Design CannyEdge, start of the top module:
module CannyEdge(dAddrRegRow, dAddrRegCol, bWE, bCE, InData, OutData,
	OPMode, bOPEnable, dReadReg, dWriteReg,	clk, rst_b);
	input 	[2:0]						dAddrRegRow, dAddrRegCol;  
	input									bWE, bCE;  
	input 	[8-1:0] 	InData;
	output 	[8-1:0] 	OutData;
	reg     	[8-1:0] 	OutData;
	input 	[2:0]						OPMode;   
	input 								bOPEnable;  
	input 	[3:0]						dReadReg, dWriteReg;
	input									clk, rst_b;
	reg   [8-1:0]			regX[0:24];	 
	reg 	[8-1:0]			regY[0:24];	 
	reg 	[8-1:0]			regZ[0:24];	 
	wire 	[8-1:0]			gf[0:24];	 
	wire signed [31:0]	sobelX[0:8]; 
	wire signed [31:0]	sobelY[0:8]; 
	reg 	[8-1:0]			Out_gf, Out_gradient, Out_direction, Out_bThres;
	parameter 							dThresHigh = 15;
	parameter							dThresLow = 10;
	reg 		[31:0]					tpSum, Sum;
	reg		[1:0]						IntSignal;
	reg signed	 	[31:0] 			Gx, Gy, fGx, fGy, Gxadd, Gyadd, Gxyadd, fGx_t;
	reg signed	[1:0]					dx, dy;
	integer 								i, j, k;
	assign gf[0] =1;  assign gf[1] =3;  assign gf[2]=4;   assign gf[3]=3;   assign gf[4]=1;
	assign gf[5] =3;  assign gf[6] =7;  assign gf[7]=10;  assign gf[8]=7;   assign gf[9]=3;
	assign gf[10]=4;  assign gf[11]=10; assign gf[12]=16; assign gf[13]=10; assign gf[14]=4;
	assign gf[15]=3;  assign gf[16]=7;  assign gf[17]=10; assign gf[18]=7;  assign gf[19]=3;
	assign gf[20]=1;  assign gf[21]=3;  assign gf[22]=4;  assign gf[23]=3;  assign gf[24]=1;
	assign sobelX[0]=-1;	assign sobelX[1]=0; assign sobelX[2]=1;
	assign sobelX[3]=-2;	assign sobelX[4]=0; assign sobelX[5]=2;
  ...
make LEC_CHECK=0 CAP_MARGIN=20 CORE_ASPECT_RATIO=0.99 CORE_MARGIN=2 CORE_UTILIZATION=72 CTS_CLUSTER_DIAMETER=94 HOLD_SLACK_MARGIN=-0.06 MAX_ROUTING_LAYER=met4 SETUP_SLACK_MARGIN=0.46 SLEW_MARGIN=20 finish   # period 8.77 ns
run.sh (not shown) runs the stock make flow with config.mk's settings and CLKGATE_MAP_FILE=.
The baseline produced a layout that fails on negative setup slack.
Edit:
CORE_ASPECT_RATIO = default   (was 0.99)
CORE_UTILIZATION = 9   (was 72)
CTS_CLUSTER_DIAMETER = default   (was 94)
HOLD_SLACK_MARGIN = default   (was -0.06)
MAX_ROUTING_LAYER = default   (was met4)
PLACE_DENSITY = 0.6   (was default)
SETUP_SLACK_MARGIN = default   (was 0.46)
clock period = 18.1 ns   (was 8.77 ns; I/O delays follow)
After rerunning:
- The changed run ran to the end with no violations
- setup slack is better by 8800 ps
- cell area came out higher by roughly a tenth
- die area came out higher to 7.9 times its value
- clock-buffer cell count rises by 4
- register-to-register slack is better by 8800 ps
- utilization decreases by 70 points
- first-iteration DRC count decreases by well over a third
- fmax fell by a few percent
- total power fell by well over a third
- global-route usage is lower by 44 points
- via count goes down by roughly a tenth
Edit:
CAP_MARGIN = 0   (was 20)
CORE_UTILIZATION = 72   (was 9)
CTS_CLUSTER_DIAMETER = 374   (was default)
CTS_CLUSTER_SIZE = 10   (was default)
TNS_END_PERCENT = 5   (was default)
clock period = 12.1 ns   (was 18.1 ns; I/O delays follow)
Result: Clock skew came out higher by 28 ps. Clock-buffer cell count came out higher by 14. Final area came out lower by roughly a tenth. Register-to-register slack gets worse by 6200 ps. Clock power came out higher by well over a third. Maximum frequency came out lower slightly.
Edit:
CAP_MARGIN = 5   (was 0)
CTS_CLUSTER_DIAMETER = 93   (was 374)
CTS_CLUSTER_SIZE = default   (was 10)
PLACE_DENSITY = 0.65   (was 0.6)
SETUP_SLACK_MARGIN = 0.82   (was default)
TNS_END_PERCENT = default   (was 5)
clock period = 8.17 ns   (was 12.1 ns; I/O delays follow)
Effect: With this change the flow finished but failed the layout checks on negative setup slack; routed wire length went up by 4.2%; die size stays the same; global-route usage went up by 0.36 points.

The RTL this note starts from:
==> flow/design.v <==
`timescale 1ns/10ps
module CannyEdge(dAddrRegRow, dAddrRegCol, bWE, bCE, InData, OutData,
	OPMode, bOPEnable, dReadReg, dWriteReg,	clk, rst_b);
	input 	[2:0]						dAddrRegRow, dAddrRegCol;  
	input									bWE, bCE;  
	input 	[8-1:0] 	InData;
	output 	[8-1:0] 	OutData;
	reg     	[8-1:0] 	OutData;
	input 	[2:0]						OPMode;   
	input 								bOPEnable;  
	input 	[3:0]						dReadReg, dWriteReg;
	input									clk, rst_b;
	reg   [8-1:0]			regX[0:24];	 
	reg 	[8-1:0]			regY[0:24];	 
	reg 	[8-1:0]			regZ[0:24];	 
	wire 	[8-1:0]			gf[0:24];	 
	wire signed [31:0]	sobelX[0:8]; 
	wire signed [31:0]	sobelY[0:8]; 
	reg 	[8-1:0]			Out_gf, Out_gradient, Out_direction, Out_bThres;
	parameter 							dThresHigh = 15;
	parameter							dThresLow = 10;
	reg 		[31:0]					tpSum, Sum;
	reg		[1:0]						IntSignal;
	reg signed	 	[31:0] 			Gx, Gy, fGx, fGy, Gxadd, Gyadd, Gxyadd, fGx_t;
	reg signed	[1:0]					dx, dy;
	integer 								i, j, k;
	assign gf[0] =1;  assign gf[1] =3;  assign gf[2]=4;   assign gf[3]=3;   assign gf[4]=1;
	assign gf[5] =3;  assign gf[6] =7;  assign gf[7]=10;  assign gf[8]=7;   assign gf[9]=3;
	assign gf[10]=4;  assign gf[11]=10; assign gf[12]=16; assign gf[13]=10; assign gf[14]=4;
	assign gf[15]=3;  assign gf[16]=7;  assign gf[17]=10; assign gf[18]=7;  assign gf[19]=3;
	assign gf[20]=1;  assign gf[21]=3;  assign gf[22]=4;  assign gf[23]=3;  assign gf[24]=1;
	assign sobelX[0]=-1;	assign sobelX[1]=0; assign sobelX[2]=1;
	assign sobelX[3]=-2;	assign sobelX[4]=0; assign sobelX[5]=2;
	assign sobelX[6]=-1;	assign sobelX[7]=0; assign sobelX[8]=1;
	assign sobelY[0]=1;	assign sobelY[1]=2; assign sobelY[2]=1;
	assign sobelY[3]=0;	assign sobelY[4]=0; assign sobelY[5]=0;
	assign sobelY[6]=-1;	assign sobelY[7]=-2; assign sobelY[8]=-1;
	always @(posedge clk or negedge rst_b)
		begin
			if(!rst_b)
				IntSignal <= 2'b00;
			else if(bCE==1'b0)
				IntSignal <= IntSignal;
			else if(bOPEnable==1'b1)
				IntSignal <= 2'b00;
			else if(OPMode == 0)
				IntSignal <= (IntSignal == 2'b00) ? 2'b01 : (IntSignal == 2'b01) ? 2'b00 : IntSignal;
			else if(OPMode == 1)
				IntSignal <= IntSignal + 2'b01;
			else if(OPMode == 2 || OPMode == 3)
				IntSignal <= (IntSignal == 2'b00) ? 2'b01 : (IntSignal == 2'b01) ? 2'b00 : IntSignal;
			else
				IntSignal <= IntSignal;
		end
	always @(posedge clk)
		begin
			if(!rst_b) 
				begin
				end
			else if(bCE==1'b0 && bWE==1'b0) 
				begin
					if(dWriteReg == 0)
						regX[dAddrRegRow*5+dAddrRegCol] <= InData;
					else if(dWriteReg == 1)
						regY[dAddrRegRow*5+dAddrRegCol] <= InData;
					else if(dWriteReg == 2)
						regZ[dAddrRegRow*5+dAddrRegCol] <= InData;
				end
			else if(bCE==1'b0 && bWE==1'b1)
				begin
					if(dReadReg == 0)
						OutData <= Out_gf;
					else if(dReadReg == 1)
						OutData <= Out_gradient;
					else if(dReadReg == 2)
						OutData <= Out_direction;
					else if(dReadReg == 3)
						OutData <= regX[dAddrRegRow*5+dAddrRegCol];
					else if(dReadReg == 4)
						OutData <= Out_bThres;
				end
			else
				begin
					if(bOPEnable==1'b0)
						begin
							if(OPMode == 0)
								begin
									if(IntSignal == 2'b00)	
										begin
											tpSum = 0;
											for(i=0; i<25; i=i+1)
												begin
													Sum = regX[i]*gf[i];
													tpSum = tpSum + Sum;
												end
										end
									else if(IntSignal == 2'b01) 
										begin
										 Out_gf <= (tpSum>>7);
										end
									else 
										begin
											Out_gf <= Out_gf;
										end
								end
							else if(OPMode == 1)
								begin
									if(IntSignal == 2'b00)	
										begin
											Gx = 0;
											Gy = 0;
											for (j=0; j<3; j=j+1)
												for (k=0; k<3; k=k+1)
													begin
														Gxadd = regX[j*5+k]*sobelX[j*3+k];
														Gx = Gx + Gxadd;
														Gyadd = regX[j*5+k]*sobelY[j*3+k];
														Gy = Gy + Gyadd;
													end 
										end
									else if(IntSignal == 2'b01) 
										begin
											if(Gx<0 && Gy<0)
												begin
													Gxyadd = (-Gx) + (-Gy);
												end
											else if(Gx>0 && Gy<0)
												begin
													Gxyadd = Gx + (-Gy);
												end
											else if(Gx<0 && Gy>0)
												begin
													Gxyadd = (-Gx) + Gy;
												end
											else 
												begin
													Gxyadd = Gx + Gy;
												end
											if(Gxyadd < 0)	Gxyadd = -Gxyadd;
											Out_gradient <= (Gxyadd>>3);
										end	
									else if(IntSignal == 2'b10) 
										begin
											if(Gy < 0)
												begin
													fGx <= -Gx;
													fGy <= -Gy;
												end
											else
												begin
													fGx <= Gx;
													fGy <= Gy;
												end
										end
									else if(IntSignal == 2'b11) 
										begin
											if(fGx >= 0)
												begin
													fGx_t = (5*fGx)>>1;
													if(fGx_t < 0) fGx_t = -fGx_t;
													if(fGy <= (fGx>>1))
														begin
															Out_direction <= 0;
														end
													else if(fGy <= fGx_t)
														begin
															Out_direction <= 45;
														end
													else
														begin
															Out_direction <= 90;
														end
												end
											else  
												begin
													fGx_t = ((-5)*fGx)>>1;
													if(fGx_t < 0) fGx_t = -fGx_t;
													if(fGy <= ((-fGx)>>1))
														begin
															Out_direction <= 0;
														end
													else if(fGy <= fGx_t)
														begin
															Out_direction <= 135;
														end
													else
														begin
															Out_direction <= 90;
														end
												end
										end
								end
							else if(OPMode == 2)
								begin
									if(IntSignal == 2'b00) 
										begin
											if(regY[6] == 0)
												begin
													dx <= 1;
													dy <= 0;
												end
											else if(regY[6] == 45)
												begin
													dx <= 1;
													dy <= -1;
												end
											else if(regY[6] == 90)
												begin
													dx <= 0;
													dy <= -1;
												end
											else 
												begin
													dx <= -1;
													dy <= -1;
												end
										end
									else if(IntSignal == 2'b01) 
										begin
											if(regX[6]>=regX[(1+dy)*5+dx+1] && regX[6]>=regX[(1-dy)*5-dx+1])
												begin
													regX[(1+dy)*5+dx+1] <= 0;
													regX[(1-dy)*5-dx+1] <= 0;
												end
											else
												begin
													regX[6] <= 0;
												end
										end
								end
							else if(OPMode == 3)
								begin
									if(IntSignal == 2'b00) 
										begin
											if(regY[6] == 0)
												begin
													dx <= 0;
													dy <= -1;
												end
											else if(regY[6] == 45)
												begin
													dx <= -1;
													dy <= -1;
												end
											else if(regY[6] == 90)
												begin
													dx <= 1;
													dy <= 0;
												end
											else 
												begin
													dx <= 1;
													dy <= -1;
												end
										end	
									else if(IntSignal == 2'b01) 
										begin
											if(regX[6] >= dThresHigh)		 
												Out_bThres <= 1;
											else if(regX[6] <= dThresLow)		 
												Out_bThres <= 0;
											else					 
												begin
													if(regX[6-5*dy-dx] >= dThresHigh || regX[6+5*dy+dx] >= dThresHigh)
														Out_bThres <= 1;
													else if(regZ[6-5*dy-dx] == 1 || regZ[6+5*dy+dx] == 1)
														Out_bThres <= 1;
													else
														Out_bThres <= 0;
												end
										end
								end
						end	
				end  
		end
endmodule
Settings: LEC_CHECK=0, CAP_MARGIN=20, CORE_MARGIN=2, CORE_UTILIZATION=71, CTS_CLUSTER_SIZE=25, PLACE_DENSITY=0.64, SETUP_SLACK_MARGIN=-0.64, SLEW_MARGIN=20; clock period 9.0 ns.
The starting point reached the layout checks and failed them: negative setup slack.
Change:
- ABC_AREA: default -> 1
- CORE_UTILIZATION: 71 -> 72
- CTS_CLUSTER_DIAMETER: default -> 371
- CTS_CLUSTER_SIZE: 25 -> 99
- PLACE_DENSITY: 0.64 -> 0.6
- SETUP_SLACK_MARGIN: -0.64 -> default
- TNS_END_PERCENT: default -> 10
- clock period: 9.0 -> 6.49 ns (I/O delays scaled with it)
Effect:
- This time the run failed in global routing (5_1_grt) (ODB-0269)
- synthesized cell count is higher by 36%
- die size went up by 3.6%
- synthesized area increases by 5.1%
Change:
- PLACE_DENSITY: 0.6 -> default
- PLACE_DENSITY_LB_ADDON: default -> 0.12
- SETUP_SLACK_MARGIN: default -> 2.27
- TNS_END_PERCENT: 10 -> 5
- clock period: 6.49 -> 7.7 ns (I/O delays scaled with it)
After rerunning:
- The changed run never finished: it broke off in global routing (5_1_grt), error GRT-0232
- synthesized area stays the same
- synthesized cell count does not change
- die area does not change
Change:
- ABC_AREA: 1 -> default
- CORE_UTILIZATION: 72 -> 69
- CTS_CLUSTER_DIAMETER: 371 -> default
- CTS_CLUSTER_SIZE: 99 -> default
- PLACE_DENSITY: default -> 0.6
- PLACE_DENSITY_LB_ADDON: 0.12 -> default
- SETUP_SLACK_MARGIN: 2.27 -> default
- TNS_END_PERCENT: 5 -> default
- clock period: 7.7 -> 16.7 ns (I/O delays scaled with it)
What happened: The new run passed the timing, DRC and antenna checks. Synthesized cell count fell by a quarter to a third. Synthesized area decreases by a few percent. Die area is lower slightly.
Power is estimated from default activity; no workload was simulated.
